==> inputs of run a <==
==> flow/design.v <==
`timescale 1ns / 1ps
module debounce(pb_debounced, pb, clk);
    output pb_debounced;
    input pb;
    input clk;
    reg [3:0] DFF;
    always @(posedge clk) begin
        DFF[3:1] <= DFF[2:0];
        DFF[0] <= pb;
    end
    assign pb_debounced = (DFF == 4'b1111) ? 1'b1 : 1'b0;
endmodule
module button(clk, btn, rst_n);
    input clk;
    input btn;
    output reg rst_n;
    always @(posedge clk) begin
        rst_n <= ~btn;
    end
endmodule
module one_pulse(clk, signal, op);
    input clk;
    input signal;
    output reg op;
    reg delay;
    always @(posedge clk) begin
        if (signal == 1'b1 && delay == 1'b0)
            op <= 1'b1;
        else
            op <= 1'b0;
        delay <= signal;
    end
endmodule
`timescale 1ns / 1ps
module clock_divider(
    input clk,
    input rst_n,
    input [31:0] num,
    output reg clk_div
    );
    reg [31:0] count;
    wire enough;
    assign enough = count >= num - 32'd1;
    always @(posedge clk) begin
        if (~rst_n || !enough) begin
            clk_div <= 1'b0;
        end else begin            
            clk_div <= 1'b1;
        end
        if (~rst_n || enough) begin
            count <= 32'd0;
        end else begin            
            count <= count + 32'd1;
        end
    end
endmodule
`timescale 1ns / 1ps
module pulse_wave_gen(
    input clk,
    input rst,
    input sample_tick,
    input [15:0]wave_length,  
    input [6:0]amplitude,
    input [5:0] duty,
    output [7:0]out
    );
    wire [15:0] high_length;
    wire [15:0] low_length;
    assign high_length = (wave_length * duty) >> 6;
    assign low_length = wave_length - high_length;
    wire state_transition;
    reg state;
    reg [15:0]sample_count;
    parameter up = 1'b0;
    parameter down = 1'b1;
    always @(posedge clk) begin
        if (state_transition || ~rst) begin
            sample_count <= 16'd0;
        end else begin
            if (sample_tick) 
                sample_count <= sample_count + 16'd1;
            else
                sample_count <= sample_count;
        end
        if (~rst) begin
            state <= up;
        end else begin
            if (state_transition)
                state <= ~state;
            else
                state <= state;
        end
    end
    assign state_transition = (sample_count >= high_length && state == up) || (sample_count >= low_length && state == down);
    assign out = (state == down)? (8'd127 - amplitude) : (8'd127 + amplitude);
endmodule
`timescale 1ns / 1ps
module triangle_wave_gen(
    input clk,
    input rst,
    input sample_tick,
    input [15:0]wave_length,  
    input [6:0]amplitude,
    output [7:0]out
    );
    wire [15:0] first_half_length;
    wire [15:0] second_half_length;
    assign first_half_length = wave_length >> 1;
    assign second_half_length = wave_length - first_half_length;
    wire state_transition;
    reg state;
    reg [15:0]sample_count;
    parameter up = 1'b0;
    parameter down = 1'b1;
    always @(posedge clk) begin
        if (state_transition || ~rst) begin
            sample_count <= 16'd0;
        end else begin
            if (sample_tick) 
                sample_count <= sample_count + 16'd1;
            else
                sample_count <= sample_count;
        end
        if (~rst) begin
            state <= up;
        end else begin
            if (state_transition)
                state <= ~state;
            else
                state <= state;
        end
    end
    assign state_transition = (sample_count >= first_half_length && state == up) || (sample_count >= second_half_length && state == down);
    assign out = (state == up)? (sample_count * amplitude * 2 / first_half_length) + (8'd127 - amplitude) : ((second_half_length - sample_count)* amplitude * 2 / second_half_length) + (8'd127 - amplitude);
endmodule
`timescale 1ns / 1ps
module AD_envelope_gen(
    input clk,
    input rst,
    input sample_tick,
    input [15:0]attack_time,
    input [15:0]decay_time,
    input [6:0] amplitude,
    input note_pressed,
    output [7:0]envelope
    );
    wire note_start;
    one_pulse op1(clk, note_pressed, note_start);
    wire state_transition;
    reg [15:0] sample_count;
    reg [1:0] state;
    wire [1:0] next_state;
    parameter attack = 2'd0;
    parameter decay = 2'd1;
    parameter idle = 2'd2;
    assign state_transition = (sample_count >= attack_time && state == attack) || (sample_count >= decay_time && state == decay) || note_start;
    assign next_state = note_start ? attack : (state + 2'd1);
    always @(posedge clk) begin
        if (~rst) begin
            state <= idle;
        end else begin
            if (state_transition)
                state <= next_state;
            else
                state <= state;
        end
        if (~rst || state_transition) begin
            sample_count <= 16'd0;
        end else begin
            if (sample_tick) begin
                sample_count <= sample_count + 16'd1;
            end else begin
                sample_count <= sample_count;
            end
        end
    end
    reg [11:0] ve;
    always @(posedge clk) begin
        if (~rst) begin
            ve <= 8'd0;
        end else begin
            if (sample_tick) begin
                if (state == attack)
                    ve <= amplitude * sample_count / attack_time;
                else if (state == decay)
                    ve <= amplitude * (decay_time - sample_count) / decay_time;
                else
                    ve <= 8'd0;
            end else begin
                ve <= ve;
            end
        end
    end
    assign envelope = ve > 8'd255 ? 8'd255 : ve[7:0];
endmodule
`timescale 1ns / 1ps
module noise_gen(
    input clk,
    input rst,
    input clk_div,
    input [6:0] amplitude,
    output [7:0] out
    );
    reg [7:0] noise;
    always @(posedge clk) begin
        if (~rst) begin
            noise <= 8'd27;
        end else begin
            if (clk_div) begin
                noise[7] <= noise[6];
                noise[6] <= noise[5];
                noise[5] <= noise[4];
                noise[4] <= noise[3];
                noise[3] <= noise[2];
                noise[2] <= noise[1];
                noise[1] <= noise[0];
                noise[0] <= noise[3] ^ noise[7];
            end else begin
                noise <= noise;
            end
        end
    end
    assign out = ((noise * amplitude) / 16'd127) + 8'd127 - amplitude;
endmodule
`timescale 1ns / 1ps
module mixer(
    input clk,
    input rst,
    input sample_tick,
    input [7:0] in0,
    input [7:0] in1,
    input [7:0] in2,
    input [7:0] in3,
    output reg [7:0] out
    );
    reg [9:0] mixed_value;
    wire [7:0] next_value;
    wire [9:0] sum;
    assign sum = ((in0 + in1) + (in2 + in3));
    always @(posedge clk) begin
        if (~rst) begin
            mixed_value <= 10'd0;
            out <= 8'd127;
        end else begin
            mixed_value <= (sum > 10'd381)? sum - 10'd381 : 10'd0;
            out <= sample_tick ? next_value : out;
        end
    end
    assign next_value = (mixed_value > 10'd255)? 8'd255 : mixed_value[7:0];    
endmodule
`timescale 1ns / 1ps
module PWM_gen (
    input clk,
    input rst,
    input [7:0] duty,
    output reg PWM
);
reg [7:0] count;
always @(posedge clk) begin
    if (~rst) begin
        count <= 8'd0;
        PWM <= 1'b0;
    end else begin
        count <= count + 8'd1;
        if(count < duty)
            PWM <= 1'b1;
        else
            PWM <= 1'b0;
    end
end
endmodule
`timescale 1ns / 1ps
module synth_top(
    input clk,
    input rst,
    input btnL,
    input [15:0] sw,
    output [3:0] led,
	output pmod_1,	 
	output pmod_2,	 
	output pmod_4	 
    );
    wire trigger_noise;
    debounce dn(trigger_noise, btnL, clk);
    assign led = sw[3:0];
    assign pmod_2 = 1'd1;	 
    assign pmod_4 = 1'd1;	 
    wire sample_tick;
    wire noise_tick;
    wire rst_n;
    button br(clk, rst, rst_n);
    clock_divider cd(
        clk,
        rst_n,
        16'd1024,
        sample_tick
    );
    clock_divider cdn(
        clk,
        rst_n,
        {16'd0, 16'b1110_1110_0110_0001},
        noise_tick
    );
    wire wnotecd, wnotecd2;
    clock_divider cdnote(
        clk,
        rst_n,
        32'd250_000,
        wnotecd
    );
    clock_divider cdnote2(
        clk,
        rst_n,
        32'd125_000,
        wnotecd2
    );
    reg [15:0] pulse1_wave_len;
    reg [15:0] pulse2_wave_len;
    reg [15:0] tri_wave_len;
    parameter [0:31] score_amp1 = 32'b1111_1111_1111_1111_0000_0000_0000_0000;
    parameter [0:31] score_amp2 = 32'b1000_0010_1000_0000_0000_0000_0000_0000;
    reg [4:0] score_ptr;
    always @(posedge clk) begin
        if (score_ptr == 5'd0) begin
            pulse2_wave_len <= 16'd148;
        end else begin
            pulse2_wave_len <= 16'd187;
        end
        if (~rst_n) begin
            tri_wave_len <= 16'd1493;
        end else begin
            if (wnotecd) begin
                if (tri_wave_len == 16'd747) begin
                    tri_wave_len <= 16'd1493;
                end else begin
                    tri_wave_len <= 16'd747;
                end
            end else begin
                tri_wave_len <= tri_wave_len;
            end
        end
        if (~rst_n) begin
            pulse1_wave_len <= 16'd373;
        end else begin
            if (wnotecd2) begin
                if (pulse1_wave_len == 16'd373) begin
                    pulse1_wave_len <= 16'd333;
                end else if (pulse1_wave_len == 16'd333) begin
                    pulse1_wave_len <= 16'd296;
                end else if (pulse1_wave_len == 16'd296) begin
                    pulse1_wave_len <= 16'd249;
                end else begin
                    pulse1_wave_len <= 16'd373;
                end
            end else begin
                pulse1_wave_len <= pulse1_wave_len;
            end
        end
        if (~rst_n) begin
            score_ptr <= 5'd0;
        end else begin
            if (wnotecd2) begin
                score_ptr <= score_ptr + 5'd1;
            end else begin
                score_ptr <= score_ptr;
            end
        end
    end
    wire [7:0] pulse1_out;
    wire [7:0] pulse2_out;
    wire [7:0] triangle_out;
    wire [7:0] noise_out;
    wire [7:0] mixer_out;
    pulse_wave_gen pwg1(
        .clk(clk),
        .rst(rst_n),
        .sample_tick(sample_tick),
        .wave_length(pulse1_wave_len),  
        .amplitude(7'd7 * score_amp1[score_ptr]),
        .duty(31),
        .out(pulse1_out)
    );
    pulse_wave_gen pwg2(
        .clk(clk),
        .rst(rst_n),
        .sample_tick(sample_tick),
        .wave_length(pulse2_wave_len),  
        .amplitude(7'd15 * score_amp2[score_ptr]),
        .duty(8),
        .out(pulse2_out)
    );
    triangle_wave_gen twg(
        .clk(clk),
        .rst(rst_n),
        .sample_tick(sample_tick),
        .wave_length(tri_wave_len),  
        .amplitude(127),
        .out(triangle_out)
    );
    wire [7:0] noise_envelope;
    AD_envelope_gen noise_ad(
    .clk(clk),
    .rst(rst_n),
    .sample_tick(sample_tick),
    .attack_time(200),
    .decay_time(5000),
    .amplitude(127),
    .note_pressed(trigger_noise),
    .envelope(noise_envelope)
    );
    noise_gen ng(
        .clk(clk),
        .rst(rst_n),
        .clk_div(noise_tick),
        .amplitude(noise_envelope),
        .out(noise_out)
    );
    reg [7:0] pulse1;
    reg [7:0] pulse2;
    reg [7:0] triangle;
    reg [7:0] noise;
    always @(posedge clk) begin
        if (sw[3])
            pulse1 <= pulse1_out;
        else
            pulse1 <= 8'd127;
        if (sw[2])
            pulse2 <= pulse2_out;
        else
            pulse2 <= 8'd127;
        if (sw[1])
            triangle <= triangle_out;
        else
            triangle <= 8'd127;
        if (sw[0])
            noise <= noise_out;
        else
            noise <= 8'd127;
    end
    mixer mx(
        .clk(clk),
        .rst(rst_n),
        .sample_tick(sample_tick),
        .in0(pulse1),
        .in1(pulse2),
        .in2(triangle),
        .in3(noise),
        .out(mixer_out)
    );
    PWM_gen audio_out(
        .clk(clk),
        .rst(rst_n),
        .duty(mixer_out),
        .PWM(pmod_1)
    );
endmodule
==> flow/run.sh <==
#!/bin/bash
# the make line also repeats each setting of config.mk as NAME=value (left out here)
make -C /OpenROAD-flow-scripts/flow DESIGN_CONFIG=/design/flow/config.mk WORK_HOME=/design/flow/orfs CLKGATE_MAP_FILE= finish
==> flow/config.mk <==
export PLATFORM = sky130hd
export DESIGN_NAME = synth_top
export DESIGN_NICKNAME = synth_top
export VERILOG_FILES = /design/flow/design.v
export SDC_FILE = /design/flow/constraint.sdc
export NUM_CORES = 4
export LEC_CHECK = 0
export CAP_MARGIN = 40
export CORE_MARGIN = 2
export CORE_UTILIZATION = 44
export CTS_CLUSTER_DIAMETER = 81
export CTS_CLUSTER_SIZE = 25
export GPL_ROUTABILITY_DRIVEN = 0
export GPL_TIMING_DRIVEN = 0
export SETUP_SLACK_MARGIN = 5.0
export SLEW_MARGIN = 20
==> flow/constraint.sdc <==
create_clock -name core_clock -period 52.9 [get_ports {clk}]
set_input_delay 10.5800 -clock core_clock [delete_from_list [all_inputs] [get_ports {clk}]]
set_output_delay 10.5800 -clock core_clock [all_outputs]
set_load 0.01 [all_outputs]
==> run b: changes against run a <==
ABC_AREA = 1   (was default)
CAP_MARGIN = 0   (was 40)
CORE_UTILIZATION = 70   (was 44)
CTS_CLUSTER_DIAMETER = 235   (was 81)
CTS_CLUSTER_SIZE = 34   (was 25)
GPL_ROUTABILITY_DRIVEN = 1   (was 0)
GPL_TIMING_DRIVEN = default   (was 0)
==> flow/constraint.sdc (replaced) <==
create_clock -name core_clock -period 71.5 [get_ports {clk}]
set_input_delay 14.3000 -clock core_clock [delete_from_list [all_inputs] [get_ports {clk}]]
set_output_delay 14.3000 -clock core_clock [all_outputs]
set_load 0.01 [all_outputs]
==> Changelog: implementation <==
## Flow update

* CTS buffer count at 12
* Die y size at about 280 um
* Failing step: global routing (5_1_grt)
* DP Cell Count at roughly 10000
* Width of the die at 280 um
* Tool Error: [ERROR GRT-0116] Global routing finished with congestion. Check the congestion regions in the DRC Viewer.
* Row count at roughly 100
* Mux share at 0.000563
* Comb area leader: simple AND/OR/NAND/NOR gates
* XORs/XNORs by Area at 0.0867
* Post-synth top cells: nand2_1 (1716), inv_1 (1288), ha_1 (783)
* DPL Wire Length at 123000 um
* Status: aborted with a tool error
* Top cell type by instance count after synthesis: nand2_1
[end of results for run b]
==> Changelog: implementation <==
### Changed

* Row count at around 130
* XORs/XNORs by Area at 0.0822
* DP Cell Count at 8039
* DPL Wire Length at 109000 um
* Width of the die at 345 um
* Endpoints failing setup at 8
* Die y size at approximately 340 um
* Layout check fault list: negative setup slack
* Post-route setup slack at -38.69 ns
* Mux share at 0.0321
* Status: complete, but fails checks
* Post-synth top cells: ha_1 (783), nand2_1 (529), nor2_1 (479)
[end of results for run a]
